==> flow/config.mk <==
export PLATFORM = sky130hd
export DESIGN_NAME = RNG
export DESIGN_NICKNAME = RNG
export VERILOG_FILES = /design/flow/design.v
export SDC_FILE = /design/flow/constraint.sdc
export NUM_CORES = 4
export LEC_CHECK = 0
export CAP_MARGIN = 20
export CORE_MARGIN = 2
export CORE_UTILIZATION = 72
export CTS_CLUSTER_DIAMETER = 94
export SLEW_MARGIN = 20
==> flow/constraint.sdc <==
create_clock -name core_clock -period 2.06 [get_ports {CLK}]
set_input_delay 0.4120 -clock core_clock [delete_from_list [all_inputs] [get_ports {CLK}]]
set_output_delay 0.4120 -clock core_clock [all_outputs]
set_load 0.01 [all_outputs]
==> flow/run.sh <==
#!/bin/bash
# the make line also repeats each setting of config.mk as NAME=value (left out here)
make -C /OpenROAD-flow-scripts/flow DESIGN_CONFIG=/design/flow/config.mk WORK_HOME=/design/flow/orfs CLKGATE_MAP_FILE= finish
==> flow/design.v <==
`timescale 1ns / 1ps
module RNG(
    input               CLK,
    input               RST,
    input               RND_IN,
    output reg [7:0]    OUT,
    output reg          WE,
    input               FULL
);
reg [7:0]           RND_DAT;
reg [2:0]           RND_SHIFT;
reg                 RND_CNT;
reg [15:0]          start;
reg                 tog;
reg                 rd;
reg                 rd_ok;
reg                 init;
reg [63:0]          l0_0;
reg [64:0]          l0_1;
reg [65:0]          l0_2;
reg [63:0]          l1_0;
reg [64:0]          l1_1;
reg [65:0]          l1_2;
reg [63:0]          l2_0;
reg [64:0]          l2_1;
reg [65:0]          l2_2;
reg [63:0]          l3_0;
reg [64:0]          l3_1;
reg [65:0]          l3_2;
reg [63:0]          l4_0;
reg [64:0]          l4_1;
reg [65:0]          l4_2;
reg [63:0]          l5_0;
reg [64:0]          l5_1;
reg [65:0]          l5_2;
reg [63:0]          l6_0;
reg [64:0]          l6_1;
reg [65:0]          l6_2;
reg [63:0]          l7_0;
reg [64:0]          l7_1;
reg [65:0]          l7_2;
reg [15:0]          i_cnt;
reg [3:0]           upd;
always @(posedge CLK)
begin
    if (!RST) begin
        rd_ok <= 0;
        i_cnt <= 0;
        init <= 0;
        upd <= 0;
        WE <= 0;
    end else begin
        if (init == 0) begin
            rd_ok <= 0;
            if (i_cnt == 208)
                init = 1;
            else if (rd == 1) begin
                rd_ok <= 1;
                i_cnt <= i_cnt + 1;
                case (i_cnt)
                    0:   l0_0[7:0]   <= RND_DAT;
                    1:   l0_0[15:8]  <= RND_DAT;
                    2:   l0_0[23:16] <= RND_DAT;
                    3:   l0_0[31:24] <= RND_DAT;
                    4:   l0_0[39:32] <= RND_DAT;
                    5:   l0_0[47:40] <= RND_DAT;
                    6:   l0_0[55:48] <= RND_DAT;
                    7:   l0_0[63:56] <= RND_DAT;
                    8:   l0_1[7:0]   <= RND_DAT;
                    9:   l0_1[15:8]  <= RND_DAT;
                    10:  l0_1[23:16] <= RND_DAT;
                    11:  l0_1[31:24] <= RND_DAT;
                    12:  l0_1[39:32] <= RND_DAT;
                    13:  l0_1[47:40] <= RND_DAT;
                    14:  l0_1[55:48] <= RND_DAT;
                    15:  l0_1[63:56] <= RND_DAT;
                    16:  l0_1[64]    <= RND_DAT[3];
                    17:  l0_2[7:0]   <= RND_DAT;
                    18:  l0_2[15:8]  <= RND_DAT;
                    19:  l0_2[23:16] <= RND_DAT;
                    20:  l0_2[31:24] <= RND_DAT;
                    21:  l0_2[39:32] <= RND_DAT;
                    22:  l0_2[47:40] <= RND_DAT;
                    23:  l0_2[55:48] <= RND_DAT;
                    24:  l0_2[63:56] <= RND_DAT;
                    25:  l0_2[65:64] <= RND_DAT[5:4];
                    26:  l1_0[7:0]   <= RND_DAT;
                    27:  l1_0[15:8]  <= RND_DAT;
                    28:  l1_0[23:16] <= RND_DAT;
                    29:  l1_0[31:24] <= RND_DAT;
                    30:  l1_0[39:32] <= RND_DAT;
                    31:  l1_0[47:40] <= RND_DAT;
                    32:  l1_0[55:48] <= RND_DAT;
                    33:  l1_0[63:56] <= RND_DAT;
                    34:  l1_1[7:0]   <= RND_DAT;
                    35:  l1_1[15:8]  <= RND_DAT;
                    36:  l1_1[23:16] <= RND_DAT;
                    37:  l1_1[31:24] <= RND_DAT;
                    38:  l1_1[39:32] <= RND_DAT;
                    39:  l1_1[47:40] <= RND_DAT;
                    40:  l1_1[55:48] <= RND_DAT;
                    41:  l1_1[63:56] <= RND_DAT;
                    42:  l1_1[64]    <= RND_DAT[1];
                    43:  l1_2[7:0]   <= RND_DAT;
                    44:  l1_2[15:8]  <= RND_DAT;
                    45:  l1_2[23:16] <= RND_DAT;
                    46:  l1_2[31:24] <= RND_DAT;
                    47:  l1_2[39:32] <= RND_DAT;
                    48:  l1_2[47:40] <= RND_DAT;
                    49:  l1_2[55:48] <= RND_DAT;
                    50:  l1_2[63:56] <= RND_DAT;
                    51:  l1_2[65:64] <= RND_DAT[7:6];
                    52:  l2_0[7:0]   <= RND_DAT;
                    53:  l2_0[15:8]  <= RND_DAT;
                    54:  l2_0[23:16] <= RND_DAT;
                    55:  l2_0[31:24] <= RND_DAT;
                    56:  l2_0[39:32] <= RND_DAT;
                    57:  l2_0[47:40] <= RND_DAT;
                    58:  l2_0[55:48] <= RND_DAT;
                    59:  l2_0[63:56] <= RND_DAT;
                    60:  l2_1[7:0]   <= RND_DAT;
                    61:  l2_1[15:8]  <= RND_DAT;
                    62:  l2_1[23:16] <= RND_DAT;
                    63:  l2_1[31:24] <= RND_DAT;
                    64:  l2_1[39:32] <= RND_DAT;
                    65:  l2_1[47:40] <= RND_DAT;
                    66:  l2_1[55:48] <= RND_DAT;
                    67:  l2_1[63:56] <= RND_DAT;
                    68:  l2_1[64]    <= RND_DAT[0];
                    69:  l2_2[7:0]   <= RND_DAT;
                    70:  l2_2[15:8]  <= RND_DAT;
                    71:  l2_2[23:16] <= RND_DAT;
                    72:  l2_2[31:24] <= RND_DAT;
                    73:  l2_2[39:32] <= RND_DAT;
                    74:  l2_2[47:40] <= RND_DAT;
                    75:  l2_2[55:48] <= RND_DAT;
                    76:  l2_2[63:56] <= RND_DAT;
                    77:  l2_2[65:64] <= RND_DAT[3:2];
                    78:  l3_0[7:0]   <= RND_DAT;
                    79:  l3_0[15:8]  <= RND_DAT;
                    80:  l3_0[23:16] <= RND_DAT;
                    81:  l3_0[31:24] <= RND_DAT;
                    82:  l3_0[39:32] <= RND_DAT;
                    83:  l3_0[47:40] <= RND_DAT;
                    84:  l3_0[55:48] <= RND_DAT;
                    85:  l3_0[63:56] <= RND_DAT;
                    86:  l3_1[7:0]   <= RND_DAT;
                    87:  l3_1[15:8]  <= RND_DAT;
                    88:  l3_1[23:16] <= RND_DAT;
                    89:  l3_1[31:24] <= RND_DAT;
                    90:  l3_1[39:32] <= RND_DAT;
                    91:  l3_1[47:40] <= RND_DAT;
                    92:  l3_1[55:48] <= RND_DAT;
                    93:  l3_1[63:56] <= RND_DAT;
                    94:  l3_1[64]    <= RND_DAT[7];
                    95:  l3_2[7:0]   <= RND_DAT;
                    96:  l3_2[15:8]  <= RND_DAT;
                    97:  l3_2[23:16] <= RND_DAT;
                    98:  l3_2[31:24] <= RND_DAT;
                    99:  l3_2[39:32] <= RND_DAT;
                    100: l3_2[47:40] <= RND_DAT;
                    101: l3_2[55:48] <= RND_DAT;
                    102: l3_2[63:56] <= RND_DAT;
                    103: l3_2[65:64] <= RND_DAT[1:0];
                    104:  l4_0[7:0]   <= RND_DAT;
                    105: l4_0[15:8]  <= RND_DAT;
                    106: l4_0[23:16] <= RND_DAT;
                    107: l4_0[31:24] <= RND_DAT;
                    108: l4_0[39:32] <= RND_DAT;
                    109: l4_0[47:40] <= RND_DAT;
                    110: l4_0[55:48] <= RND_DAT;
                    111: l4_0[63:56] <= RND_DAT;
                    112: l4_1[7:0]   <= RND_DAT;
                    113: l4_1[15:8]  <= RND_DAT;
                    114: l4_1[23:16] <= RND_DAT;
                    115: l4_1[31:24] <= RND_DAT;
                    116: l4_1[39:32] <= RND_DAT;
                    117: l4_1[47:40] <= RND_DAT;
                    118: l4_1[55:48] <= RND_DAT;
                    119: l4_1[63:56] <= RND_DAT;
                    120: l4_1[64]    <= RND_DAT[3];
                    121: l4_2[7:0]   <= RND_DAT;
                    122: l4_2[15:8]  <= RND_DAT;
                    123: l4_2[23:16] <= RND_DAT;
                    124: l4_2[31:24] <= RND_DAT;
                    125: l4_2[39:32] <= RND_DAT;
                    126: l4_2[47:40] <= RND_DAT;
                    127: l4_2[55:48] <= RND_DAT;
                    128: l4_2[63:56] <= RND_DAT;
                    129: l4_2[65:64] <= RND_DAT[5:4];
                    130: l5_0[7:0]   <= RND_DAT;
                    131: l5_0[15:8]  <= RND_DAT;
                    132: l5_0[23:16] <= RND_DAT;
                    133: l5_0[31:24] <= RND_DAT;
                    134: l5_0[39:32] <= RND_DAT;
                    135: l5_0[47:40] <= RND_DAT;
                    136: l5_0[55:48] <= RND_DAT;
                    137: l5_0[63:56] <= RND_DAT;
                    138: l5_1[7:0]   <= RND_DAT;
                    139: l5_1[15:8]  <= RND_DAT;
                    140: l5_1[23:16] <= RND_DAT;
                    141: l5_1[31:24] <= RND_DAT;
                    142: l5_1[39:32] <= RND_DAT;
                    143: l5_1[47:40] <= RND_DAT;
                    144: l5_1[55:48] <= RND_DAT;
                    145: l5_1[63:56] <= RND_DAT;
                    146: l5_1[64]    <= RND_DAT[1];
                    147: l5_2[7:0]   <= RND_DAT;
                    148: l5_2[15:8]  <= RND_DAT;
                    149: l5_2[23:16] <= RND_DAT;
                    150: l5_2[31:24] <= RND_DAT;
                    151: l5_2[39:32] <= RND_DAT;
                    152: l5_2[47:40] <= RND_DAT;
                    153: l5_2[55:48] <= RND_DAT;
                    154: l5_2[63:56] <= RND_DAT;
                    155: l5_2[65:64] <= RND_DAT[7:6];
                    156: l6_0[7:0]   <= RND_DAT;
                    157: l6_0[15:8]  <= RND_DAT;
                    158: l6_0[23:16] <= RND_DAT;
                    159: l6_0[31:24] <= RND_DAT;
                    160: l6_0[39:32] <= RND_DAT;
                    161: l6_0[47:40] <= RND_DAT;
                    162: l6_0[55:48] <= RND_DAT;
                    163: l6_0[63:56] <= RND_DAT;
                    164: l6_1[7:0]   <= RND_DAT;
                    165: l6_1[15:8]  <= RND_DAT;
                    166: l6_1[23:16] <= RND_DAT;
                    167: l6_1[31:24] <= RND_DAT;
                    168: l6_1[39:32] <= RND_DAT;
                    169: l6_1[47:40] <= RND_DAT;
                    170: l6_1[55:48] <= RND_DAT;
                    171: l6_1[63:56] <= RND_DAT;
                    172: l6_1[64]    <= RND_DAT[0];
                    173: l6_2[7:0]   <= RND_DAT;
                    174: l6_2[15:8]  <= RND_DAT;
                    175: l6_2[23:16] <= RND_DAT;
                    176: l6_2[31:24] <= RND_DAT;
                    177: l6_2[39:32] <= RND_DAT;
                    178: l6_2[47:40] <= RND_DAT;
                    179: l6_2[55:48] <= RND_DAT;
                    180: l6_2[63:56] <= RND_DAT;
                    181: l6_2[65:64] <= RND_DAT[3:2];
                    182: l7_0[7:0]   <= RND_DAT;
                    183: l7_0[15:8]  <= RND_DAT;
                    184: l7_0[23:16] <= RND_DAT;
                    185: l7_0[31:24] <= RND_DAT;
                    186: l7_0[39:32] <= RND_DAT;
                    187: l7_0[47:40] <= RND_DAT;
                    188: l7_0[55:48] <= RND_DAT;
                    189: l7_0[63:56] <= RND_DAT;
                    190: l7_1[7:0]   <= RND_DAT;
                    191: l7_1[15:8]  <= RND_DAT;
                    192: l7_1[23:16] <= RND_DAT;
                    193: l7_1[31:24] <= RND_DAT;
                    194: l7_1[39:32] <= RND_DAT;
                    195: l7_1[47:40] <= RND_DAT;
                    196: l7_1[55:48] <= RND_DAT;
                    197: l7_1[63:56] <= RND_DAT;
                    198: l7_1[64]    <= RND_DAT[7];
                    199: l7_2[7:0]   <= RND_DAT;
                    200: l7_2[15:8]  <= RND_DAT;
                    201: l7_2[23:16] <= RND_DAT;
                    202: l7_2[31:24] <= RND_DAT;
                    203: l7_2[39:32] <= RND_DAT;
                    204: l7_2[47:40] <= RND_DAT;
                    205: l7_2[55:48] <= RND_DAT;
                    206: l7_2[63:56] <= RND_DAT;
                    207: l7_2[65:64] <= RND_DAT[1:0];
                endcase
            end
        end else begin
            rd_ok <= 0;
            WE <= 0;
            if (FULL == 0) begin
                WE <= 1;
                OUT <= { l7_0[0] ^ l7_1[0], l6_0[0] ^ l6_1[0], l5_0[0] ^ l5_1[0], l4_0[0] ^ l4_1[0], l3_0[0] ^ l3_1[0], l2_0[0] ^ l2_1[0], l1_0[0] ^ l1_1[0], l0_0[0] ^ l0_1[0]};
                l7_2 <= (l7_2 >> 1) | ((l7_2[0] ^ l7_2[1] ^ l7_2[9] ^ l7_2[10]) << 65);
                l6_2 <= (l6_2 >> 1) | ((l6_2[0] ^ l6_2[1] ^ l6_2[9] ^ l6_2[10]) << 65);
                l5_2 <= (l5_2 >> 1) | ((l5_2[0] ^ l5_2[1] ^ l5_2[9] ^ l5_2[10]) << 65);
                l4_2 <= (l4_2 >> 1) | ((l4_2[0] ^ l4_2[1] ^ l4_2[9] ^ l4_2[10]) << 65);
                l3_2 <= (l3_2 >> 1) | ((l3_2[0] ^ l3_2[1] ^ l3_2[9] ^ l3_2[10]) << 65);
                l2_2 <= (l2_2 >> 1) | ((l2_2[0] ^ l2_2[1] ^ l2_2[9] ^ l2_2[10]) << 65);
                l1_2 <= (l1_2 >> 1) | ((l1_2[0] ^ l1_2[1] ^ l1_2[9] ^ l1_2[10]) << 65);
                l0_2 <= (l0_2 >> 1) | ((l0_2[0] ^ l0_2[1] ^ l0_2[9] ^ l0_2[10]) << 65);
                if (l7_2[0] == 0)
                    l7_0 <= (l7_0 >> 1) | ((l7_0[0] ^ l7_0[1] ^ l7_0[3] ^ l7_0[4]) << 63);
                else
                    l7_1 <= (l7_1 >> 1) | ((l7_1[0] ^ l7_1[18]) << 64);
                if (l6_2[0] == 0)
                    l6_0 <= (l6_0 >> 1) | ((l6_0[0] ^ l6_0[1] ^ l6_0[3] ^ l6_0[4]) << 63);
                else
                    l6_1 <= (l6_1 >> 1) | ((l6_1[0] ^ l6_1[18]) << 64);
                if (l5_2[0] == 0)
                    l5_0 <= (l5_0 >> 1) | ((l5_0[0] ^ l5_0[1] ^ l5_0[3] ^ l5_0[4]) << 63);
                else
                    l5_1 <= (l5_1 >> 1) | ((l5_1[0] ^ l5_1[18]) << 64);
                if (l4_2[0] == 0)
                    l4_0 <= (l4_0 >> 1) | ((l4_0[0] ^ l4_0[1] ^ l4_0[3] ^ l4_0[4]) << 63);
                else
                    l4_1 <= (l4_1 >> 1) | ((l4_1[0] ^ l4_1[18]) << 64);
                if (l3_2[0] == 0)
                    l3_0 <= (l3_0 >> 1) | ((l3_0[0] ^ l3_0[1] ^ l3_0[3] ^ l3_0[4]) << 63);
                else
                    l3_1 <= (l3_1 >> 1) | ((l3_1[0] ^ l3_1[18]) << 64);
                if (l2_2[0] == 0)
                    l2_0 <= (l2_0 >> 1) | ((l2_0[0] ^ l2_0[1] ^ l2_0[3] ^ l2_0[4]) << 63);
                else
                    l2_1 <= (l2_1 >> 1) | ((l2_1[0] ^ l2_1[18]) << 64);
                if (l1_2[0] == 0)
                    l1_0 <= (l1_0 >> 1) | ((l1_0[0] ^ l1_0[1] ^ l1_0[3] ^ l1_0[4]) << 63);
                else
                    l1_1 <= (l1_1 >> 1) | ((l1_1[0] ^ l1_1[18]) << 64);
                if (l0_2[0] == 0)
                    l0_0 <= (l0_0 >> 1) | ((l0_0[0] ^ l0_0[1] ^ l0_0[3] ^ l0_0[4]) << 63);
                else
                    l0_1 <= (l0_1 >> 1) | ((l0_1[0] ^ l0_1[18]) << 64);
            end else begin
                if (rd == 1) begin
                    rd_ok <= 1;
                    upd <= upd + 1;
                    case (upd)
                        0:  l0_0[9:2] <= RND_DAT;
                        1:  l1_0[9:2] <= RND_DAT;
                        2:  l2_0[9:2] <= RND_DAT;
                        3:  l3_0[9:2] <= RND_DAT;
                        4:  l4_0[9:2] <= RND_DAT;
                        5:  l5_0[9:2] <= RND_DAT;
                        6:  l6_0[9:2] <= RND_DAT;
                        7:  l7_0[9:2] <= RND_DAT;
                        8:  l0_1[9:2] <= RND_DAT;
                        9:  l1_1[9:2] <= RND_DAT;
                        10: l2_1[9:2] <= RND_DAT;
                        11: l3_1[9:2] <= RND_DAT;
                        12: l4_1[9:2] <= RND_DAT;
                        13: l5_1[9:2] <= RND_DAT;
                        14: l6_1[9:2] <= RND_DAT;
                        15: l7_1[9:2] <= RND_DAT;
                    endcase
                end
            end
        end
    end
end
always @(posedge CLK)
begin
    if (!RST) begin
        RND_SHIFT <= 0;
        start <= 0;
        tog <= 0;
        rd <= 0;
        RND_CNT <= 0;
        RND_DAT <= 0;
    end else begin
        RND_CNT <= !RND_CNT;
        if (rd_ok)
            rd <= 0;
        if (RND_IN == 0) begin
            tog <= 0;
        end else if (tog == 0) begin
            tog <= 1;
            RND_SHIFT <= RND_SHIFT + 1;
            RND_DAT[RND_SHIFT] <= RND_DAT[RND_SHIFT] ^ RND_CNT;
            if (RND_SHIFT == 0) begin
                if (start < 1024)
                    start <= start + 1;
                else begin
                    rd <= 1;
                end
            end
        end
    end
end
endmodule
==> results.yml, run 1 <==
# implementation run metrics
run_status:
  status: "complete, but fails checks"
  check-failures: "negative setup slack"
placement:
  port_buf_inserts: 12
  numPlacedInstances: 7271
  dpl.hpwl_um: 100000
  globalplace.congestion: 0.878
power:
  p_leak_nw: 35.3
  power.switching_fraction: 0.200
  power.density_cell_area_nw_per_um2: 820
  p_clk_frac: 0.435
  comb-power_mw: 1.13
  p_seq_frac: 0.548
  power_clock_mw: 28.4
  p_int_mw: 52.3
  net-switching-power_mw: 13.1
  pg_seq_mw: 35.8
  dominant_power_group: "registers"
  irDropWorstVdd_uv: 900
  combPwrFrac: 0.017
floorplan:
  floorplan.die.width_um: 309
  row_count: 111
  initial_core_util: 0.729
  core_um2: 91900
  chipHeight_um: 309
  die_area_um2: 95500
  boundaryPins: 13
detailed_routing:
  drtAntennaViolNets: 0
  detailroute.via_count: 46500
  drt-initial-drc-count: 6566
  wl_per_cell_um: 22.8
  viasPerCell: 6.12
  length_of_the_first_detailed_routing_pass_in_iterations: 6
  totalWireLength_um: 173000
  number_of_remaining_drc_errors: 0
synth:
  synth_nets: 6018
  synthesis.instances: 5999
  ys_chip_area_um2: 67000
  simple_gate_share: 0.199
  ys_sh_aoi: 0.0406
  synth.avg_cell_area_um2: 11.2
  netlist.area_leader.share: 0.703
  netlist_logic_family_top: "simple AND/OR/NAND/NOR gates"
  synth_warnings: 1
  yosys_register_bits: 1621
  xor_area_frac: 0.0106
  yosys-stat-cells: 5999
  number_of_enable_type_register_cells_in_the_synthesized_netlist: 1568
  top_cells_by_area: "edfxtp_1, nand2_1, clkbuf_1, dfxtp_1, a21o_1"
  synth_area_um2: 67000
  muxShareOfSynthArea: 0.00189
  synth_async_sr_flop_share: 0
  fa_ha_area_frac: 0.00280
  synth.lib_cells_used.distinct: 52
  yosysTopAreaCell: "edfxtp_1"
  ys_seq_share: 0.719
  yosys-top-cells-count: "nand2_1, edfxtp_1, clkbuf_1"
  synth_dominant_cell_count: "nand2_1"
  dominantRegCellSynth: "edfxtp_1"
worst_setup_path:
  crit_path_max_delay_cell_type: "or4_4"
  worst-setup-path-type: "register to register"
  arrival_ns: 3.00
  crit_path_frequent_cell: "buf_12"
  endpoint_kind: "register"
  worst_r2r_path_depth: 8
  r2r-end: "l0_2[47]$_DFFE_PP_"
  timing.critical_path.fanout_max: 8
  worstPathBufferInverterCount: 4
  crit_chain: "or4_4 -> buf_12 -> nor4_4 -> buf_12 -> buf_12 -> a31oi_4 -> nor2_2 -> buf_6"
  critical-path-max-stage-delay_ns: 0.64
  critical-path-top-delay-family: "simple AND/OR/NAND/NOR gates"
  regToRegStartpoint: "i_cnt[11]$_SDFFE_PN0P_"
  setup.worst_path.start: "i_cnt[11]$_SDFFE_PN0P_"
  critical_path.startpoint_type: "register"
  endpoint: "l0_2[47]$_DFFE_PP_"
  required_ns: 2.54
  rrSetupSlack_ns: -0.46
  cp.depth: 8
cts:
  cts.sinks: 1621
  tritoncts: "built"
  clkSlewWorstSetupHoldPaths_ns: 0.06
  numCtsBuffers: 157
  ctsHoldBuffers: 0
  cts-root-to-sink-buffers: 3
  cts.htree.levels: 4
  clock-root-buffer: "clkbuf_16"
  clock.latency.late_pin_ns: 0.78
sta:
  clock_tree_skew_after_final_layout_ns: 0.0193
  finalSetupViolCount: 1562
  grt_setup_unrepaired: "yes"
  timing.max_slew.rel_slack: 0.453
  post-route-period-util: 1.22
  maxClockFrequency_mhz: 397
  worst-slew-pin-transition_ns: 0.820
  fin_worst_hold_slack_ns: 0.135
  report.final.hold_viol_count: 0
  setup_ws_ns: -0.459
  min_period_ns: 2.52
  drv_slew: 0
cells_and_area:
  areaGrowthSynthToFinish_pct: 19.0
  fillerInstances: 4360
  post_layout_nonfiller_instances: 7606
  design.final.nets: 6254
hold_path:
  hold_start: "RST"
  holdPathEnd: "rd_ok$_SDFF_PN0_"
  whs_path_depth: 3
  worst_hold_path_type: "input port to register"
grt:
  initial_antenna_violation_count: 2
  grt_max_degree: 194
  number_of_global_route_vias_before_repair: 45300
  grt_first_pass_wirelength_um: 261000
  global_route.overflow_total: 0
  grt_usage: 0.363
job:
  max_cap_viols: 0
  warning_count: 60
==> stage by stage <==
stage	power (mW)	area [um^2]	setup slack [ns]	util	setup TNS, ns
5_1_grt	66.6	79700	-0.471	0.867	-519.37
6_report	65.4	79700	-0.459	0.867	-433.62
4_1_cts	65.3	79000	-0.455	0.860	-459.14
3_5_place_dp	37.6	72900	-0.512	0.793	-540.93
2_1_floorplan	37.1	67800	-0.290	-	-254.26
3_3_place_gp	37.6	72900	-0.468	0.793	-495.39
==> layer usage <==
| layer | part of all wire | vias up | GRT usage |
|---|---|---|---|
| met3 | 0.11 | 486 | 0.0589 |
| met2 | 0.48 | 2925 | 0.590 |
| met1 | 0.36 | 22600 | 0.494 |
| li1 | - | 20600 | - |
| met4 | 0.045 | 2 | 0.160 |
| met5 | 0.000087 | - | 0 |
==> final cells by class <==
class	count	area [um^2]	share of cell area
flip-flops and latches	1621	48200	0.604
multi-input cells	3912	18700	0.235
repair buffers	521	6210	0.0779
clock buffers	204	4390	0.0551
well taps	1243	1560	0.0195
clock inverters	81	637	0.00799
inverters	22	82.6	0.00104
diodes	2	5.00	0.0000628
==> repair_timing <==
action,4_1_cts,5_1_grt
gates resized,96,149
gates cloned,12,2
endpoints found under the setup margin,1559,1857
pin swaps,26,75
buffers inserted,30,15
==> inputs of run 2 (changes only) <==
Settings changed: ABC_AREA set to 1, CELL_PAD_IN_SITES_DETAIL_PLACEMENT set to 1, CELL_PAD_IN_SITES_GLOBAL_PLACEMENT set to 1, CORE_ASPECT_RATIO set to 1.59, CORE_UTILIZATION 72 to 50, CTS_CLUSTER_SIZE set to 26, GPL_ROUTABILITY_DRIVEN set to 0, GPL_TIMING_DRIVEN set to 1, MAX_ROUTING_LAYER set to met5, PLACE_DENSITY_LB_ADDON set to 0.07, SLEW_MARGIN 20 to 0, TNS_END_PERCENT set to 15.
Clock period 2.06 ns to 2.42 ns, I/O delays scaled along.
==> results.yml, run 2 <==
# implementation run metrics
run_status:
  status: "timing/DRC/antenna clean"
sta:
  setup_ws_ns: 0.0579
  fin_worst_hold_slack_ns: 0.432
  report.final.hold_viol_count: 0
  min_period_ns: 2.36
  finalSetupViolCount: 0
  post-route-period-util: 0.976
  maxClockFrequency_mhz: 423
  timing.max_slew.rel_slack: 0.558
  worst-slew-pin-transition_ns: 0.663
  totalNegativeSetupSlack_ns: 0
  drv_slew: 0
  clock_tree_skew_after_final_layout_ns: 0.0310
worst_setup_path:
  regToRegStartpoint: "i_cnt[0]$_SDFFE_PN0P_"
  endpoint_kind: "register"
  critical-path-top-delay-family: "buffers and inverters"
  rrSetupSlack_ns: 0.06
  worst_r2r_path_depth: 12
  required_ns: 2.87
  worstPathBufferInverterCount: 5
  crit_path_max_delay_cell_type: "dfxtp_2"
  critical_path.startpoint_type: "register"
  cp.depth: 12
  setup.worst_path.start: "i_cnt[0]$_SDFFE_PN0P_"
  critical-path-max-stage-delay_ns: 0.34
  arrival_ns: 2.81
  endpoint: "l2_2[52]$_DFFE_PP_"
  timing.critical_path.fanout_max: 25
  crit_chain: "inv_1 -> ha_1 -> nand2_2 -> nor3_2 -> nand3_1 -> nand2_2 -> nor2_4 -> buf_12 -> inv_4 -> buf_12 -> nor2_1 -> buf_4"
  r2r-end: "l2_2[52]$_DFFE_PP_"
  worst-setup-path-type: "register to register"
detailed_routing:
  length_of_the_first_detailed_routing_pass_in_iterations: 5
  detailroute.via_count: 44400
  drt-initial-drc-count: 3393
  wl_per_cell_um: 21.8
  viasPerCell: 5.43
  totalWireLength_um: 178000
  drtAntennaViolNets: 0
  number_of_remaining_drc_errors: 0
placement:
  port_buf_inserts: 12
  numPlacedInstances: 8063
  dpl.hpwl_um: 110000
  dpl_worst_slack_ns: -0.420
  placedInstanceArea_um2: 72300
synth:
  yosys-top-cells-count: "nand2_1, edfxtp_1, nor2_1"
  synth_area_um2: 67200
  synth.avg_cell_area_um2: 10.8
  dominantRegCellSynth: "edfxtp_1"
  netlist.area_leader.share: 0.700
  yosysTopAreaCell: "edfxtp_1"
  yosys_register_bits: 1621
  number_of_enable_type_register_cells_in_the_synthesized_netlist: 1568
  ys_chip_area_um2: 67200
  ys_seq_share: 0.716
  fa_ha_area_frac: 0.00279
  simple_gate_share: 0.210
  xor_area_frac: 0.0103
  synth_warnings: 1
  ys_sh_aoi: 0.0246
  synth.lib_cells_used.distinct: 36
  muxShareOfSynthArea: 0
  synth_nets: 6257
  synth_dominant_cell_count: "nand2_1"
  top_cells_by_area: "edfxtp_1, nand2_1, a21oi_1, nor2_1, dfxtp_1"
  netlist_logic_family_top: "simple AND/OR/NAND/NOR gates"
  synthesis.instances: 6238
  yosys-stat-cells: 6238
  synth_async_sr_flop_share: 0
power:
  irDropWorstVdd_uv: 518
  combPwrFrac: 0.046
  p_int_mw: 37.4
  net-switching-power_mw: 10.2
  power_clock_mw: 14.5
  power.switching_fraction: 0.214
  p_leak_nw: 31.3
  p_seq_frac: 0.649
  comb-power_mw: 2.17
  power_mw: 47.5
  pg_seq_mw: 30.9
  p_clk_frac: 0.305
  power.density_cell_area_nw_per_um2: 638
  dominant_power_group: "registers"
grt:
  global_route.peak_usage_layer: "met2"
  groute.layer.met1.usage: 0.351
  grtUsageMet3: 0.0274
  global_route.overflow_total: 0
  grt_usage: 0.263
  grt_first_pass_wirelength_um: 277000
  initial_antenna_violation_count: 7
  number_of_global_route_vias_before_repair: 46300
  grt_max_degree: 149
  grt_use_met2: 0.457
job:
  max_cap_viols: 0
  warning_count: 42
hold_path:
  worst_hold_path_type: "register to register"
  hold_start: "start[15]$_SDFFE_PN0P_"
  holdPathEnd: "start[15]$_SDFFE_PN0P_"
  whs_path_depth: 2
cts:
  cts-root-to-sink-buffers: 3
  cts.htree.levels: 3
  numCtsBuffers: 72
  cts.sinks: 1621
  tritoncts: "built"
  clock-root-buffer: "clkbuf_16"
  clock.latency.late_pin_ns: 0.70
  clkSlewWorstSetupHoldPaths_ns: 0.11
floorplan:
  floorplan.die.width_um: 295
  core_um2: 133000
  row_count: 169
  die_area_um2: 138000
  boundaryPins: 13
  chipHeight_um: 466
  initial_core_util: 0.504
cells_and_area:
  areaGrowthSynthToFinish_pct: 10.9
  finalCoreUtilization: 0.559
  postLayoutCellArea_um2: 74600
  design.final.nets: 6368
  fillerInstances: 14200
  post_layout_nonfiller_instances: 8176
-- run 2: routing by layer --
metal / share of wire / vias to the layer above
met3: 0.040 / 212
met5: 0.00016 / -
met2: 0.51 / 820
li1: - / 20600
met4: 0.027 / 4
met1: 0.42 / 22700
-- run 2: what timing repair did --
action | CTS | global route
buffers inserted | 0 | 4
gates resized | 8 | 32
setup endpoints to repair | 210 | 1335
endpoints found under the hold margin | 0 | 0
gates cloned | 0 | 3
pin swaps | 0 | 6
hold buffers | 0 | 0
-- run 2: area by class of cell --
type / instances / area (um^2) / area share
Clock inverter: 2 / 36.3 / 0.000487
Clock buffer: 103 / 2020 / 0.0271
Timing Repair Buffer: 471 / 4830 / 0.0648
Tap cell: 1795 / 2250 / 0.0301
Antenna cell: 1 / 2.50 / 0.0000336
Multi-Input combinational cell: 4062 / 16800 / 0.225
Sequential cell: 1621 / 48200 / 0.646
Inverter: 121 / 459 / 0.00616
==> inputs of run 3 (changes only) <==
Settings changed: ABC_AREA 1 to not set, CELL_PAD_IN_SITES_DETAIL_PLACEMENT 1 to not set, CELL_PAD_IN_SITES_GLOBAL_PLACEMENT 1 to not set, CORE_ASPECT_RATIO 1.59 to not set, CORE_MARGIN 2 to 7, CORE_UTILIZATION 50 to 40, CTS_CLUSTER_DIAMETER 94 to 314, CTS_CLUSTER_SIZE 26 to not set, GPL_TIMING_DRIVEN 1 to not set, HOLD_SLACK_MARGIN set to 0.26, MAX_ROUTING_LAYER met5 to not set, PLACE_DENSITY_LB_ADDON 0.07 to not set, SLEW_MARGIN 0 to 20, TNS_END_PERCENT 15 to not set.
Clock period 2.42 ns to 3.12 ns, I/O delays scaled along.
==> results.yml, run 3 <==
# implementation run metrics
synth:
  dominantRegCellSynth: "edfxtp_1"
  synth_warnings: 1
  yosys_register_bits: 1621
  fa_ha_area_frac: 0.00280
  netlist_logic_family_top: "simple AND/OR/NAND/NOR gates"
  netlist.area_leader.share: 0.703
  synth_async_sr_flop_share: 0
  number_of_enable_type_register_cells_in_the_synthesized_netlist: 1568
  muxShareOfSynthArea: 0.00189
  ys_seq_share: 0.719
  synth_area_um2: 67000
  yosysTopAreaCell: "edfxtp_1"
  synth_nets: 6018
  simple_gate_share: 0.199
  ys_sh_aoi: 0.0406
  top_cells_by_area: "edfxtp_1, nand2_1, clkbuf_1, dfxtp_1, a21o_1"
  xor_area_frac: 0.0106
  synth.lib_cells_used.distinct: 52
  synth_dominant_cell_count: "nand2_1"
  synthesis.instances: 5999
  ys_chip_area_um2: 67000
  yosys-top-cells-count: "nand2_1, edfxtp_1, clkbuf_1"
  yosys-stat-cells: 5999
  synth.avg_cell_area_um2: 11.2
floorplan:
  initial_core_util: 0.402
  chipHeight_um: 423
  boundaryPins: 13
  row_count: 150
  die_area_um2: 179000
  core_um2: 167000
  floorplan.die.width_um: 423
power:
  combPwrFrac: 0.015
  irDropWorstVdd_uv: 648
  p_int_mw: 34.7
  p_clk_frac: 0.441
  dominant_power_group: "registers"
  comb-power_mw: 0.668
  power_clock_mw: 19.2
  power.density_cell_area_nw_per_um2: 571
  net-switching-power_mw: 8.77
  p_seq_frac: 0.544
  power.switching_fraction: 0.201
  pg_seq_mw: 23.7
  p_leak_nw: 33.5
placement:
  port_buf_inserts: 12
  dpl.hpwl_um: 94200
job:
  warning_count: 54
  max_cap_viols: 0
worst_setup_path:
  crit_path_frequent_cell: "buf_12"
  rrSetupSlack_ns: 0.19
  crit_chain: "inv_1 -> ha_1 -> or3b_2 -> nor4_4 -> a2bb2oi_4 -> buf_12 -> buf_12 -> nor2_1 -> buf_4"
  regToRegStartpoint: "i_cnt[0]$_SDFFE_PN0P_"
  required_ns: 3.64
  r2r-end: "l4_0[39]$_DFFE_PP_"
  worst_r2r_path_depth: 9
  worstPathBufferInverterCount: 4
  arrival_ns: 3.45
  critical-path-top-delay-family: "simple AND/OR/NAND/NOR gates"
  crit_path_max_delay_cell_type: "or3b_2"
  timing.critical_path.fanout_max: 20
  critical-path-max-stage-delay_ns: 0.53
  endpoint: "l4_0[39]$_DFFE_PP_"
  setup.worst_path.start: "i_cnt[0]$_SDFFE_PN0P_"
  critical_path.startpoint_type: "register"
  cp.depth: 9
  endpoint_kind: "register"
  worst-setup-path-type: "register to register"
cts:
  clock.latency.late_pin_ns: 0.78
  ctsHoldBuffers: 0
  tritoncts: "built"
  clock-root-buffer: "clkbuf_16"
  numCtsBuffers: 165
  cts.repair.resized: 0
  cts.htree.levels: 4
  cts-root-to-sink-buffers: 3
  cts.sinks: 1621
  clkSlewWorstSetupHoldPaths_ns: 0.06
  post_cts.repair.setup_buffers: 0
sta:
  timing.max_slew.rel_slack: 0.294
  finalSetupViolCount: 0
  report.final.hold_viol_count: 0
  fin_worst_hold_slack_ns: 0.464
  grt_setup_unrepaired: "no"
  drv_slew: 0
  totalNegativeSetupSlack_ns: 0
  worst-slew-pin-transition_ns: 1.06
  post-route-period-util: 0.939
  clock_tree_skew_after_final_layout_ns: 0.0214
  min_period_ns: 2.93
  maxClockFrequency_mhz: 341
detailed_routing:
  detailroute.via_count: 43100
  drtAntennaViolNets: 0
  drt-initial-drc-count: 4243
  viasPerCell: 5.16
  wl_per_cell_um: 19.5
  number_of_remaining_drc_errors: 0
  totalWireLength_um: 163000
  length_of_the_first_detailed_routing_pass_in_iterations: 7
cells_and_area:
  areaGrowthSynthToFinish_pct: 13.8
  fillerInstances: 15500
  seq_area_um2: 48100
  design.final.nets: 6042
  comb_area_um2: 17200
hold_path:
  holdPathEnd: "start[9]$_SDFFE_PN0P_"
  worst_hold_path_type: "register to register"
  hold_start: "start[9]$_SDFFE_PN0P_"
  whs_path_depth: 2
grt:
  global_route.overflow_total: 0
  number_of_global_route_vias_before_repair: 41500
  grt_first_pass_wirelength_um: 251000
  initial_antenna_violation_count: 3
  grt_usage: 0.177
  grt_max_degree: 166
run_status:
  status: "timing/DRC/antenna clean"
## run 3: cell type report
cell class | instances | share of cell area
antenna | 1 | 0.0000328
timing repair buffer | 301 | 0.0377
tap | 2204 | 0.0362
clock buffer | 214 | 0.0580
inverter | 22 | 0.00108
clock inverter | 77 | 0.00942
multi-input combinational | 3912 | 0.226
sequential | 1621 | 0.632
## run 3: per-stage QoR
step	utilization	instances	setup WS [ns]	total power, mW	cell area [um^2]
6_report	0.457	8352	0.192	43.5	76200
5_1_grt	0.457	8351	0.159	44.7	76200
4_1_cts	0.457	8351	0.248	43.9	76200
3_5_place_dp	0.426	8060	0.262	24.8	71100
3_3_place_gp	0.426	8060	0.305	24.8	71100
2_1_floorplan	-	5999	0.459	24.5	67000
## run 3: per-layer routing
layer,track usage,vias up,share of wire
li1,-,20100,-
met1,0.254,21500,0.45
met2,0.274,1238,0.45
met3,0.0346,243,0.067
met4,0.0523,0,0.027
met5,0,-,0
==> inputs of run 4 (changes only) <==
Settings changed: CAP_MARGIN 20 to 40, CORE_ASPECT_RATIO set to 0.82, CORE_MARGIN 7 to 2, CORE_UTILIZATION 40 to 72, CTS_CLUSTER_DIAMETER 314 to not set, CTS_CLUSTER_SIZE set to 42, GPL_ROUTABILITY_DRIVEN 0 to not set, HOLD_SLACK_MARGIN 0.26 to not set, PLACE_DENSITY set to 0.67, SETUP_SLACK_MARGIN set to -0.09.
Clock period 3.12 ns to 3.49 ns, I/O delays scaled along.
==> results.yml, run 4 <==
# implementation run metrics
synth:
  yosys-stat-cells: 5999
  ys_seq_share: 0.719
  synth_area_um2: 67000
  fa_ha_area_frac: 0.00280
  synth_nets: 6018
  synth_dominant_cell_count: "nand2_1"
  ys_chip_area_um2: 67000
  dominantRegCellSynth: "edfxtp_1"
  netlist.area_leader.share: 0.703
  synth_async_sr_flop_share: 0
  top_cells_by_area: "edfxtp_1, nand2_1, clkbuf_1, dfxtp_1, a21o_1"
  yosys-top-cells-count: "nand2_1, edfxtp_1, clkbuf_1"
  synth.avg_cell_area_um2: 11.2
  yosys_register_bits: 1621
  synth_warnings: 1
  synthesis.instances: 5999
  ys_sh_aoi: 0.0406
  xor_area_frac: 0.0106
  muxShareOfSynthArea: 0.00189
  yosysTopAreaCell: "edfxtp_1"
  synth.lib_cells_used.distinct: 52
  netlist_logic_family_top: "simple AND/OR/NAND/NOR gates"
  simple_gate_share: 0.199
  number_of_enable_type_register_cells_in_the_synthesized_netlist: 1568
job:
  warning_count: 55
  max_cap_viols: 0
power:
  power_mw: 37.9
  p_clk_frac: 0.427
  irDropWorstVdd_uv: 450
  power_clock_mw: 16.2
  p_leak_nw: 32.8
  power.density_cell_area_nw_per_um2: 513
  p_int_mw: 30.3
  dominant_power_group: "registers"
  pg_seq_mw: 21.2
  power.switching_fraction: 0.200
  p_seq_frac: 0.558
  combPwrFrac: 0.015
  net-switching-power_mw: 7.58
  comb-power_mw: 0.567
worst_setup_path:
  crit_path_max_delay_cell_type: "or3b_2"
  r2r-end: "l1_1[56]$_DFFE_PP_"
  required_ns: 3.89
  critical-path-top-delay-family: "simple AND/OR/NAND/NOR gates"
  worstPathBufferInverterCount: 2
  rrSetupSlack_ns: 0.37
  worst_r2r_path_depth: 7
  critical-path-max-stage-delay_ns: 0.53
  arrival_ns: 3.52
  setup.worst_path.start: "i_cnt[0]$_SDFFE_PN0P_"
  worst-setup-path-type: "register to register"
  crit_chain: "inv_1 -> ha_1 -> or3b_2 -> nor4_4 -> a2bb2oi_4 -> buf_4 -> a21oi_1"
  endpoint_kind: "register"
  endpoint: "l1_1[56]$_DFFE_PP_"
  critical_path.startpoint_type: "register"
  timing.critical_path.fanout_max: 25
  cp.depth: 7
  regToRegStartpoint: "i_cnt[0]$_SDFFE_PN0P_"
grt:
  initial_antenna_violation_count: 1
  number_of_global_route_vias_before_repair: 42700
  grt_max_degree: 271
  grt_usage: 0.337
  grt_first_pass_wirelength_um: 247000
  global_route.overflow_total: 0
detailed_routing:
  wl_per_cell_um: 21.8
  drtAntennaViolNets: 0
  totalWireLength_um: 159000
  number_of_remaining_drc_errors: 0
  detailroute.via_count: 44300
  viasPerCell: 6.07
  drt-initial-drc-count: 6454
  length_of_the_first_detailed_routing_pass_in_iterations: 9
  n_antenna_cell: 0
cells_and_area:
  fillerInstances: 5497
  seq_area_um2: 48100
  comb_area_um2: 17200
  design.final.nets: 5957
  post_layout_nonfiller_instances: 7297
  areaGrowthSynthToFinish_pct: 10.3
sta:
  min_period_ns: 3.12
  drv_slew: 0
  totalNegativeSetupSlack_ns: 0
  report.final.hold_viol_count: 0
  post-route-period-util: 0.893
  worst-slew-pin-transition_ns: 1.14
  grt_setup_unrepaired: "no"
  fin_worst_hold_slack_ns: 0.457
  clock_tree_skew_after_final_layout_ns: 0.0218
  maxClockFrequency_mhz: 321
  timing.max_slew.rel_slack: 0.237
  finalSetupViolCount: 0
placement:
  globalplace.congestion: 0.865
  dpl.hpwl_um: 89600
  numPlacedInstances: 7018
  port_buf_inserts: 12
cts:
  cts.sinks: 1621
  cts.htree.levels: 4
  clkSlewWorstSetupHoldPaths_ns: 0.06
  tritoncts: "built"
  clock.latency.late_pin_ns: 0.74
  ctsHoldBuffers: 0
  clock-root-buffer: "clkbuf_16"
  post_cts.repair.setup_buffers: 0
  cts.repair.resized: 0
  cts-root-to-sink-buffers: 3
  numCtsBuffers: 151
hold_path:
  whs_path_depth: 1
  worst_hold_path_type: "register to register"
  hold_start: "start[15]$_SDFFE_PN0P_"
  holdPathEnd: "start[15]$_SDFFE_PN0P_"
run_status:
  status: "timing/DRC/antenna clean"
floorplan:
  row_count: 101
  die_area_um2: 95500
  core_um2: 92400
  initial_core_util: 0.725
  floorplan.die.width_um: 341
  chipHeight_um: 280
  boundaryPins: 13
[run 4: layout make-up]
cell class                      instances  area share
Sequential cell                      1621       0.652
Multi-Input combinational cell       3912       0.233
Clock buffer                          191      0.0552
Timing Repair Buffer                  230      0.0287
Tap cell                             1236      0.0209
Clock inverter                         85     0.00957
Inverter                               22     0.00112
[run 4: through the flow]
step / area, um^2 / util / setup WS (ns)
3_3_place_gp: 69000 / 0.747 / 0.358
5_1_grt: 73900 / 0.800 / 0.280
4_1_cts: 73800 / 0.799 / 0.435
6_report: 73900 / 0.800 / 0.372
3_5_place_dp: 69100 / 0.748 / 0.301
2_1_floorplan: 67000 / - / 0.829
[run 4: per-layer routing]
layer | vias up | global-route usage | share of wire
li1 | 19900 | - | -
met2 | 2594 | 0.502 | 0.45
met4 | 2 | 0.0977 | 0.026
met5 | - | 0 | 0.000082
met3 | 284 | 0.0673 | 0.12
met1 | 21500 | 0.514 | 0.41
==> inputs of run 5 (changes only) <==
Settings changed: CAP_MARGIN 40 to 5, CORE_ASPECT_RATIO 0.82 to not set, SETUP_SLACK_MARGIN -0.09 to 0.3.
Clock period 3.49 ns to 3.56 ns, I/O delays scaled along.
==> results.yml, run 5 <==
# implementation run metrics
sta:
  grt_setup_unrepaired: "no"
  finalSetupViolCount: 0
  post-route-period-util: 0.883
  fin_worst_hold_slack_ns: 0.459
  maxClockFrequency_mhz: 318
  worst-slew-pin-transition_ns: 1.22
  clock_tree_skew_after_final_layout_ns: 0.0329
  drv_slew: 0
  totalNegativeSetupSlack_ns: 0
  timing.max_slew.rel_slack: 0.190
  setup_ws_ns: 0.415
  min_period_ns: 3.14
  report.final.hold_viol_count: 0
floorplan:
  die_area_um2: 95500
  floorplan.die.width_um: 309
  row_count: 111
  initial_core_util: 0.729
  core_um2: 91900
  chipHeight_um: 309
  boundaryPins: 13
worst_setup_path:
  setup.worst_path.start: "i_cnt[11]$_SDFFE_PN0P_"
  crit_path_frequent_cell: "buf_4"
  endpoint: "l0_0[50]$_DFFE_PP_"
  arrival_ns: 3.54
  worst-setup-path-type: "register to register"
  rrSetupSlack_ns: 0.42
  r2r-end: "l0_0[50]$_DFFE_PP_"
  crit_chain: "or4_1 -> buf_4 -> nor4_2 -> buf_4 -> a21oi_1 -> nor2_1"
  regToRegStartpoint: "i_cnt[11]$_SDFFE_PN0P_"
  endpoint_kind: "register"
  critical-path-max-stage-delay_ns: 0.84
  required_ns: 3.95
  timing.critical_path.fanout_max: 10
  critical_path.startpoint_type: "register"
  crit_path_max_delay_cell_type: "or4_1"
  critical-path-top-delay-family: "simple AND/OR/NAND/NOR gates"
  cp.depth: 6
  worst_r2r_path_depth: 6
  worstPathBufferInverterCount: 2
detailed_routing:
  wl_per_cell_um: 21.8
  viasPerCell: 6.06
  number_of_remaining_drc_errors: 0
  totalWireLength_um: 159000
  length_of_the_first_detailed_routing_pass_in_iterations: 6
  detailroute.via_count: 44000
  drtAntennaViolNets: 0
  drt-initial-drc-count: 6254
cts:
  tritoncts: "built"
  cts-root-to-sink-buffers: 3
  cts.htree.levels: 4
  numCtsBuffers: 156
  clock.latency.late_pin_ns: 0.77
  cts.sinks: 1621
  clkSlewWorstSetupHoldPaths_ns: 0.06
  clock-root-buffer: "clkbuf_16"
power:
  comb-power_mw: 0.562
  power_mw: 37.5
  dominant_power_group: "registers"
  pg_seq_mw: 20.8
  net-switching-power_mw: 7.42
  power.switching_fraction: 0.198
  p_int_mw: 30.1
  p_leak_nw: 32.7
  p_clk_frac: 0.432
  power.density_cell_area_nw_per_um2: 508
  combPwrFrac: 0.015
  p_seq_frac: 0.553
  irDropWorstVdd_uv: 477
  power_clock_mw: 16.2
synth:
  yosysTopAreaCell: "edfxtp_1"
  synth_nets: 6018
  number_of_enable_type_register_cells_in_the_synthesized_netlist: 1568
  yosys-stat-cells: 5999
  dominantRegCellSynth: "edfxtp_1"
  synth_dominant_cell_count: "nand2_1"
  simple_gate_share: 0.199
  synth.avg_cell_area_um2: 11.2
  ys_chip_area_um2: 67000
  fa_ha_area_frac: 0.00280
  xor_area_frac: 0.0106
  ys_seq_share: 0.719
  yosys-top-cells-count: "nand2_1, edfxtp_1, clkbuf_1"
  muxShareOfSynthArea: 0.00189
  ys_sh_aoi: 0.0406
  synthesis.instances: 5999
  synth_area_um2: 67000
  synth_warnings: 1
  synth_async_sr_flop_share: 0
  yosys_register_bits: 1621
  top_cells_by_area: "edfxtp_1, nand2_1, clkbuf_1, dfxtp_1, a21o_1"
  synth.lib_cells_used.distinct: 52
  netlist.area_leader.share: 0.703
  netlist_logic_family_top: "simple AND/OR/NAND/NOR gates"
grt:
  grt_max_degree: 275
  initial_antenna_violation_count: 3
  number_of_global_route_vias_before_repair: 42100
  grt_usage: 0.337
  grt_first_pass_wirelength_um: 244000
  global_route.overflow_total: 0
run_status:
  status: "timing/DRC/antenna clean"
placement:
  placedInstanceArea_um2: 68800
  port_buf_inserts: 12
  globalplace.congestion: 0.861
  dpl.hpwl_um: 89300
  dpl_worst_slack_ns: 0.242
hold_path:
  hold_start: "start[9]$_SDFFE_PN0P_"
  worst_hold_path_type: "register to register"
  whs_path_depth: 2
  holdPathEnd: "start[9]$_SDFFE_PN0P_"
job:
  max_cap_viols: 0
  warning_count: 60
cells_and_area:
  design.final.nets: 5911
  postLayoutCellArea_um2: 73800
  areaGrowthSynthToFinish_pct: 10.1
==> run 5: area by class of cell <==
type | count | area (um^2)
diodes | 1 | 2.50
well taps | 1243 | 1560
multi-input cells | 3912 | 17200
repair buffers | 179 | 1810
fillers | 5437 | 18200
clock buffers | 206 | 4360
clock inverters | 79 | 601
inverters | 22 | 82.6
flip-flops and latches | 1621 | 48100
==> run 5: metal layers <==
| layer | up-vias | part of all wire | global-route usage |
|---|---|---|---|
| li1 | 19900 | - | - |
| met1 | 21400 | 0.39 | 0.483 |
| met2 | 2391 | 0.47 | 0.526 |
| met3 | 351 | 0.11 | 0.0647 |
| met4 | 4 | 0.032 | 0.118 |
| met5 | - | 0.00017 | 0 |
==> run 5: stage by stage <==
step                cells   util
floorplan            5999      -
global placement     6975  0.748
detailed placement   6975  0.748
CTS                  7260  0.802
global route         7262  0.802
finish               7263  0.802
==> run 5: what timing repair did <==
action | in CTS | in global routing
gates resized | 0 | 4
setup buffers | 0 | 2
endpoints found under the hold margin | 0 | 0
hold buffers | 0 | 0
endpoints found under the setup margin | 0 | 78
==> inputs of run 6 (changes only) <==
Settings changed: CAP_MARGIN 5 to 10, CTS_CLUSTER_DIAMETER set to 94, CTS_CLUSTER_SIZE 42 to not set, PLACE_DENSITY 0.67 to not set, SETUP_SLACK_MARGIN 0.3 to -0.1.
Clock period 3.56 ns to 2.02 ns, I/O delays scaled along.
==> results.yml, run 6 <==
# implementation run metrics
grt:
  grt_max_degree: 194
  initial_antenna_violation_count: 1
  number_of_global_route_vias_before_repair: 45900
  grt_usage: 0.373
  grt_first_pass_wirelength_um: 267000
  global_route.overflow_total: 0
power:
  pg_seq_mw: 36.5
  p_leak_nw: 35.5
  p_int_mw: 53.6
  combPwrFrac: 0.018
  p_seq_frac: 0.546
  dominant_power_group: "registers"
  power.switching_fraction: 0.200
  power_clock_mw: 29.2
  net-switching-power_mw: 13.4
  power.density_cell_area_nw_per_um2: 837
  comb-power_mw: 1.19
  power_mw: 67.0
  p_clk_frac: 0.436
  irDropWorstVdd_uv: 859
synth:
  synth.lib_cells_used.distinct: 52
  yosys_register_bits: 1621
  xor_area_frac: 0.0106
  dominantRegCellSynth: "edfxtp_1"
  ys_chip_area_um2: 67000
  ys_sh_aoi: 0.0406
  simple_gate_share: 0.199
  muxShareOfSynthArea: 0.00189
  yosys-top-cells-count: "nand2_1, edfxtp_1, clkbuf_1"
  netlist_logic_family_top: "simple AND/OR/NAND/NOR gates"
  synth_area_um2: 67000
  synth_async_sr_flop_share: 0
  fa_ha_area_frac: 0.00280
  ys_seq_share: 0.719
  number_of_enable_type_register_cells_in_the_synthesized_netlist: 1568
  synth_dominant_cell_count: "nand2_1"
  synth_warnings: 1
  synthesis.instances: 5999
  netlist.area_leader.share: 0.703
  top_cells_by_area: "edfxtp_1, nand2_1, clkbuf_1, dfxtp_1, a21o_1"
  yosysTopAreaCell: "edfxtp_1"
  synth_nets: 6018
  yosys-stat-cells: 5999
  synth.avg_cell_area_um2: 11.2
job:
  warning_count: 54
  max_cap_viols: 0
floorplan:
  boundaryPins: 13
  floorplan.die.width_um: 309
  initial_core_util: 0.729
  row_count: 111
  die_area_um2: 95500
  core_um2: 91900
  chipHeight_um: 309
detailed_routing:
  drt-initial-drc-count: 6766
  detailroute.via_count: 47000
  n_antenna_cell: 0
  number_of_remaining_drc_errors: 0
  totalWireLength_um: 178000
  wl_per_cell_um: 23.3
  viasPerCell: 6.14
  length_of_the_first_detailed_routing_pass_in_iterations: 6
  drtAntennaViolNets: 0
placement:
  dpl_worst_slack_ns: -0.621
  dpl.hpwl_um: 106000
  port_buf_inserts: 12
  globalplace.congestion: 0.919
cells_and_area:
  areaGrowthSynthToFinish_pct: 19.4
  design.final.nets: 6305
  finalCoreUtilization: 0.870
hold_path:
  worst_hold_path_type: "input port to register"
  whs_path_depth: 5
  hold_start: "RST"
  holdPathEnd: "i_cnt[15]$_SDFFE_PN0P_"
cts:
  cts-root-to-sink-buffers: 3
  clock.latency.late_pin_ns: 0.79
  tritoncts: "built"
  cts.htree.levels: 4
  clkSlewWorstSetupHoldPaths_ns: 0.06
  numCtsBuffers: 157
  ctsHoldBuffers: 0
  cts.sinks: 1621
  clock-root-buffer: "clkbuf_16"
worst_setup_path:
  crit_path_frequent_cell: "buf_12"
  critical-path-max-stage-delay_ns: 0.57
  timing.critical_path.fanout_max: 8
  rrSetupSlack_ns: -0.58
  critical-path-top-delay-family: "simple AND/OR/NAND/NOR gates"
  cp.depth: 8
  worst_r2r_path_depth: 8
  arrival_ns: 3.10
  setup.worst_path.start: "i_cnt[8]$_SDFFE_PN0P_"
  crit_chain: "or4_4 -> buf_12 -> nor4_4 -> a2bb2oi_4 -> buf_12 -> buf_16 -> buf_12 -> nor2_4"
  worstPathBufferInverterCount: 4
  endpoint: "l7_0[36]$_DFFE_PP_"
  worst-setup-path-type: "register to register"
  critical_path.startpoint_type: "register"
  endpoint_kind: "register"
  r2r-end: "l7_0[36]$_DFFE_PP_"
  regToRegStartpoint: "i_cnt[8]$_SDFFE_PN0P_"
  required_ns: 2.53
  crit_path_max_delay_cell_type: "or4_4"
sta:
  maxClockFrequency_mhz: 385
  drv_slew: 0
  min_period_ns: 2.60
  timing.max_slew.rel_slack: 0.407
  worst-slew-pin-transition_ns: 0.890
  finalSetupViolCount: 2101
  post-route-period-util: 1.29
  setup_ws_ns: -0.576
  report.final.hold_viol_count: 0
  grt_setup_unrepaired: "yes"
  clock_tree_skew_after_final_layout_ns: 0.0356
run_status:
  check-failures: "negative setup slack"
  status: "complete, but fails checks"
[run 6: final cells by class]
class | instances | area, um^2
Clock inverter | 89 | 793
Clock buffer | 196 | 4240
Inverter | 22 | 82.6
Multi-Input combinational cell | 3912 | 18500
Timing Repair Buffer | 572 | 6620
Sequential cell | 1621 | 48200
Tap cell | 1243 | 1560
Fill cell | 4345 | 11900
[run 6: what timing repair did]
item / 4_1_cts / 5_1_grt
gates cloned: 10 / 4
buffers inserted: 20 / 25
setup endpoints to repair: 1497 / 1862
pin swaps: 37 / 53
gates resized: 107 / 125
[run 6: per-layer routing]
layer	part of all wire	track usage
met1	0.36	0.502
met2	0.47	0.599
met3	0.12	0.0736
met4	0.054	0.170
met5	0.000050	0
[run 6: metrics by stage]
step	cell area, um^2	std cells	TNS (ns)	hold WS, ns
after floorplan	67700	5999	-320.70	0.430
after global placement	73300	7325	-569.93	0.443
after detailed placement	73300	7325	-599.57	0.448
after CTS	79300	7635	-558.91	0.273
after global routing	80000	7655	-750.38	0.326
final	80000	7655	-629.09	0.316
==> inputs of run 7 (changes only) <==
Settings changed: ABC_AREA set to 1, CORE_UTILIZATION 72 to 40, CTS_CLUSTER_DIAMETER 94 to not set, PLACE_DENSITY set to 0.6, SETUP_SLACK_MARGIN -0.1 to not set, SLEW_MARGIN 20 to 0, TNS_END_PERCENT set to 50.
Clock period 2.02 ns to 2.16 ns, I/O delays scaled along.
==> results.yml, run 7 <==
# implementation run metrics
detailed_routing:
  drt-initial-drc-count: 4673
  totalWireLength_um: 171000
  drtAntennaViolNets: 0
  number_of_remaining_drc_errors: 0
  detailroute.via_count: 45200
  length_of_the_first_detailed_routing_pass_in_iterations: 6
  viasPerCell: 5.08
  wl_per_cell_um: 19.2
floorplan:
  boundaryPins: 13
  floorplan.die.width_um: 414
  chipHeight_um: 414
  row_count: 150
  initial_core_util: 0.403
  core_um2: 167000
  die_area_um2: 171000
synth:
  synth_dominant_cell_count: "nand2_1"
  netlist_logic_family_top: "simple AND/OR/NAND/NOR gates"
  simple_gate_share: 0.210
  dominantRegCellSynth: "edfxtp_1"
  synthesis.instances: 6238
  yosysTopAreaCell: "edfxtp_1"
  netlist.area_leader.share: 0.700
  synth.avg_cell_area_um2: 10.8
  number_of_enable_type_register_cells_in_the_synthesized_netlist: 1568
  synth_warnings: 1
  yosys-stat-cells: 6238
  ys_seq_share: 0.716
  xor_area_frac: 0.0103
  ys_chip_area_um2: 67200
  muxShareOfSynthArea: 0
  synth_async_sr_flop_share: 0
  synth.lib_cells_used.distinct: 36
  yosys-top-cells-count: "nand2_1, edfxtp_1, nor2_1"
  fa_ha_area_frac: 0.00279
  top_cells_by_area: "edfxtp_1, nand2_1, a21oi_1, nor2_1, dfxtp_1"
  synth_area_um2: 67200
  synth_nets: 6257
  yosys_register_bits: 1621
  ys_sh_aoi: 0.0246
cts:
  ctsHoldBuffers: 0
  clock.latency.late_pin_ns: 0.81
  numCtsBuffers: 168
  cts.sinks: 1621
  cts.htree.levels: 4
  tritoncts: "built"
  clkSlewWorstSetupHoldPaths_ns: 0.06
  cts-root-to-sink-buffers: 3
  clock-root-buffer: "clkbuf_16"
power:
  irDropWorstVdd_uv: 594
  combPwrFrac: 0.037
  power.switching_fraction: 0.216
  power_mw: 65.4
  dominant_power_group: "registers"
  p_leak_nw: 33.6
  comb-power_mw: 2.44
  p_clk_frac: 0.433
  pg_seq_mw: 34.6
  power.density_cell_area_nw_per_um2: 820
  power_clock_mw: 28.3
  net-switching-power_mw: 14.1
  p_int_mw: 51.2
  p_seq_frac: 0.530
sta:
  post-route-period-util: 1.06
  worst-slew-pin-transition_ns: 0.717
  report.final.hold_viol_count: 0
  clock_tree_skew_after_final_layout_ns: 0.0240
  maxClockFrequency_mhz: 437
  min_period_ns: 2.29
  setup_ws_ns: -0.128
  finalSetupViolCount: 1226
  drv_slew: 0
  timing.max_slew.rel_slack: 0.522
  grt_setup_unrepaired: "yes"
cells_and_area:
  finalCoreUtilization: 0.477
  areaGrowthSynthToFinish_pct: 18.6
  design.final.nets: 6574
  postLayoutCellArea_um2: 79700
grt:
  global_route.overflow_total: 0
  grt_usage: 0.197
  number_of_global_route_vias_before_repair: 44000
  grt_first_pass_wirelength_um: 264000
  grt_max_degree: 158
  initial_antenna_violation_count: 2
worst_setup_path:
  arrival_ns: 2.84
  timing.critical_path.fanout_max: 8
  endpoint: "l7_2[38]$_DFFE_PP_"
  rrSetupSlack_ns: -0.13
  regToRegStartpoint: "i_cnt[13]$_SDFFE_PN0P_"
  endpoint_kind: "register"
  critical_path.startpoint_type: "register"
  crit_path_frequent_cell: "buf_4"
  worstPathBufferInverterCount: 7
  worst_r2r_path_depth: 13
  crit_chain: "inv_2 -> nand4_1 -> nor3_4 -> buf_4 -> nand3_1 -> nand2_2 -> nor2_4 -> buf_12 -> buf_8 -> inv_16 -> bufbuf_16 -> nor2_1 -> buf_4"
  worst-setup-path-type: "register to register"
  required_ns: 2.71
  critical-path-max-stage-delay_ns: 0.33
  critical-path-top-delay-family: "buffers and inverters"
  r2r-end: "l7_2[38]$_DFFE_PP_"
  setup.worst_path.start: "i_cnt[13]$_SDFFE_PN0P_"
  cp.depth: 13
  crit_path_max_delay_cell_type: "dfxtp_2"
run_status:
  status: "complete, but fails checks"
  check-failures: "negative setup slack"
hold_path:
  hold_start: "RND_IN"
  holdPathEnd: "tog$_SDFF_PN0_"
  worst_hold_path_type: "input port to register"
  whs_path_depth: 4
job:
  warning_count: 50
  max_cap_viols: 0
placement:
  dpl.hpwl_um: 101000
  globalplace.congestion: 0.854
  port_buf_inserts: 12
  placedInstanceArea_um2: 73500
## run 7: final cells by class
| type | instances | area, um^2 |
|---|---|---|
| Multi-Input combinational cell | 4063 | 17100 |
| Fill cell | 15100 | 87300 |
| Clock inverter | 106 | 910 |
| Timing Repair Buffer | 580 | 5990 |
| Sequential cell | 1621 | 48200 |
| Tap cell | 2204 | 2760 |
| Antenna cell | 2 | 5.00 |
| Clock buffer | 201 | 4370 |
| Inverter | 121 | 478 |
## run 7: per-layer routing
layer,track usage,vias up,part of all wire
li1,-,21200,-
met3,0.0303,241,0.062
met1,0.283,22400,0.45
met5,0,-,0.00053
met4,0.0525,2,0.022
met2,0.312,1306,0.46
## run 7: timing repair
item / in CTS / in global routing
cloned: 7 / 3
resized: 108 / 26
pin swaps: 15 / 6
setup buffers: 19 / 12
setup endpoints to repair: 1443 / 1555
## run 7: stage by stage
step                      setup TNS, ns  setup slack (ns)  std cells  hold slack [ns]
final                            -64.28            -0.128       8898            0.340
after CTS                        -61.83            -0.142       8882            0.282
after global routing            -208.85            -0.224       8898            0.317
after floorplan                  -38.94           -0.0637       6238            0.407
after global placement          -707.26            -0.681       8553            0.414
after detailed placement        -689.46            -0.645       8553            0.419
==> inputs of run 8 (changes only) <==
Settings changed: ABC_AREA 1 to 0, CAP_MARGIN 10 to 20, CORE_UTILIZATION 40 to 58, GPL_ROUTABILITY_DRIVEN set to 1, GPL_TIMING_DRIVEN set to 1, PLACE_DENSITY 0.6 to not set, SLEW_MARGIN 0 to 20, TNS_END_PERCENT 50 to not set.
Clock period 2.16 ns to 2.98 ns, I/O delays scaled along.
==> results.yml, run 8 <==
# implementation run metrics
synth:
  yosys-top-cells-count: "nand2_1, edfxtp_1, clkbuf_1"
  synth_dominant_cell_count: "nand2_1"
  top_cells_by_area: "edfxtp_1, nand2_1, clkbuf_1, dfxtp_1, a21o_1"
  synth.avg_cell_area_um2: 11.2
  netlist.area_leader.share: 0.703
  ys_sh_aoi: 0.0406
  muxShareOfSynthArea: 0.00189
  fa_ha_area_frac: 0.00280
  xor_area_frac: 0.0106
  synth_warnings: 1
  synth.lib_cells_used.distinct: 52
  ys_seq_share: 0.719
  synth_async_sr_flop_share: 0
  ys_chip_area_um2: 67000
  netlist_logic_family_top: "simple AND/OR/NAND/NOR gates"
  synth_area_um2: 67000
  yosys_register_bits: 1621
  synth_nets: 6018
  dominantRegCellSynth: "edfxtp_1"
  yosysTopAreaCell: "edfxtp_1"
  simple_gate_share: 0.199
  synthesis.instances: 5999
  number_of_enable_type_register_cells_in_the_synthesized_netlist: 1568
  yosys-stat-cells: 5999
hold_path:
  whs_path_depth: 3
  holdPathEnd: "upd[0]$_SDFFE_PN0P_"
  worst_hold_path_type: "input port to register"
  hold_start: "RST"
grt:
  grt_usage: 0.279
  grt_max_degree: 219
  global_route.overflow_total: 0
  initial_antenna_violation_count: 1
  grt_first_pass_wirelength_um: 251000
  number_of_global_route_vias_before_repair: 41500
worst_setup_path:
  regToRegStartpoint: "i_cnt[12]$_SDFFE_PN0P_"
  setup.worst_path.start: "i_cnt[12]$_SDFFE_PN0P_"
  arrival_ns: 3.40
  critical-path-top-delay-family: "simple AND/OR/NAND/NOR gates"
  required_ns: 3.51
  rrSetupSlack_ns: 0.11
  crit_chain: "or4_1 -> buf_12 -> nor4_4 -> a2bb2oi_4 -> buf_12 -> buf_4 -> nor2_1 -> buf_4"
  endpoint: "l4_0[25]$_DFFE_PP_"
  endpoint_kind: "register"
  crit_path_max_delay_cell_type: "or4_1"
  worstPathBufferInverterCount: 4
  worst_r2r_path_depth: 8
  cp.depth: 8
  r2r-end: "l4_0[25]$_DFFE_PP_"
  timing.critical_path.fanout_max: 28
  critical-path-max-stage-delay_ns: 0.59
  worst-setup-path-type: "register to register"
  critical_path.startpoint_type: "register"
cts:
  cts.sinks: 1621
  cts-root-to-sink-buffers: 3
  clock.latency.late_pin_ns: 0.79
  tritoncts: "built"
  numCtsBuffers: 167
  clkSlewWorstSetupHoldPaths_ns: 0.06
  clock-root-buffer: "clkbuf_16"
  cts.htree.levels: 4
power:
  power_clock_mw: 20.3
  p_leak_nw: 33.5
  p_clk_frac: 0.444
  power.switching_fraction: 0.204
  pg_seq_mw: 24.8
  net-switching-power_mw: 9.36
  comb-power_mw: 0.701
  dominant_power_group: "registers"
  p_int_mw: 36.4
  p_seq_frac: 0.541
  irDropWorstVdd_uv: 535
  power.density_cell_area_nw_per_um2: 607
  combPwrFrac: 0.015
sta:
  post-route-period-util: 0.964
  worst-slew-pin-transition_ns: 1.05
  clock_tree_skew_after_final_layout_ns: 0.0306
  totalNegativeSetupSlack_ns: 0
  setup_ws_ns: 0.108
  grt_setup_unrepaired: "no"
  drv_slew: 0
  min_period_ns: 2.87
  timing.max_slew.rel_slack: 0.301
  finalSetupViolCount: 0
  maxClockFrequency_mhz: 348
  report.final.hold_viol_count: 0
detailed_routing:
  wl_per_cell_um: 21.3
  length_of_the_first_detailed_routing_pass_in_iterations: 5
  number_of_remaining_drc_errors: 0
  drt-initial-drc-count: 4333
  n_antenna_cell: 0
  detailroute.via_count: 43300
  totalWireLength_um: 164000
  drtAntennaViolNets: 0
  viasPerCell: 5.63
job:
  max_cap_viols: 0
  warning_count: 53
floorplan:
  die_area_um2: 118000
  boundaryPins: 13
  floorplan.die.width_um: 344
  core_um2: 115000
  initial_core_util: 0.585
  chipHeight_um: 344
  row_count: 124
placement:
  dpl.hpwl_um: 95700
  dpl_worst_slack_ns: 0.0784
  port_buf_inserts: 12
  globalplace.congestion: 0.845
cells_and_area:
  areaGrowthSynthToFinish_pct: 12.7
  fillerInstances: 8966
  design.final.nets: 6052
run_status:
  status: "timing/DRC/antenna clean"
[run 8: stage by stage]
step                      hold slack [ns]  total power [mW]  std cells  area, um^2  utilization
after global placement              0.444              26.0       7376       70200        0.613
after detailed placement            0.449              26.0       7376       70200        0.613
after floorplan                     0.430              25.7       5999       67000            -
after CTS                           0.207              46.1       7689       75500        0.659
final                               0.263              45.8       7689       75500        0.659
after global routing                0.246              47.0       7689       75500        0.659
[run 8: area by class of cell]
cell class / count / area (um^2) / share of cell area
sequential: 1621 / 48100 / 0.638
multi-input combinational: 3912 / 17200 / 0.228
clock buffer: 203 / 4350 / 0.0576
timing repair buffer: 309 / 2890 / 0.0382
tap: 1512 / 1890 / 0.0251
clock inverter: 110 / 943 / 0.0125
inverter: 22 / 82.6 / 0.00109
[run 8: per-layer routing]
layer / up-vias / wire, um / GRT usage
li1: 20200 / - / -
met1: 21500 / 72100 / 0.409
met2: 1393 / 77600 / 0.441
met3: 225 / 10400 / 0.0385
met4: 0 / 3980 / 0.0802
met5: - / 0 / 0
[run 8: timing repair]
| item | CTS | global route |
|---|---|---|
| resized | 0 | 1 |
| hold buffers | 0 | 0 |
| setup buffers | 0 | 0 |
| setup endpoints to repair | 0 | 8 |
No activity file was given, so power comes from the tool's default toggle rates.
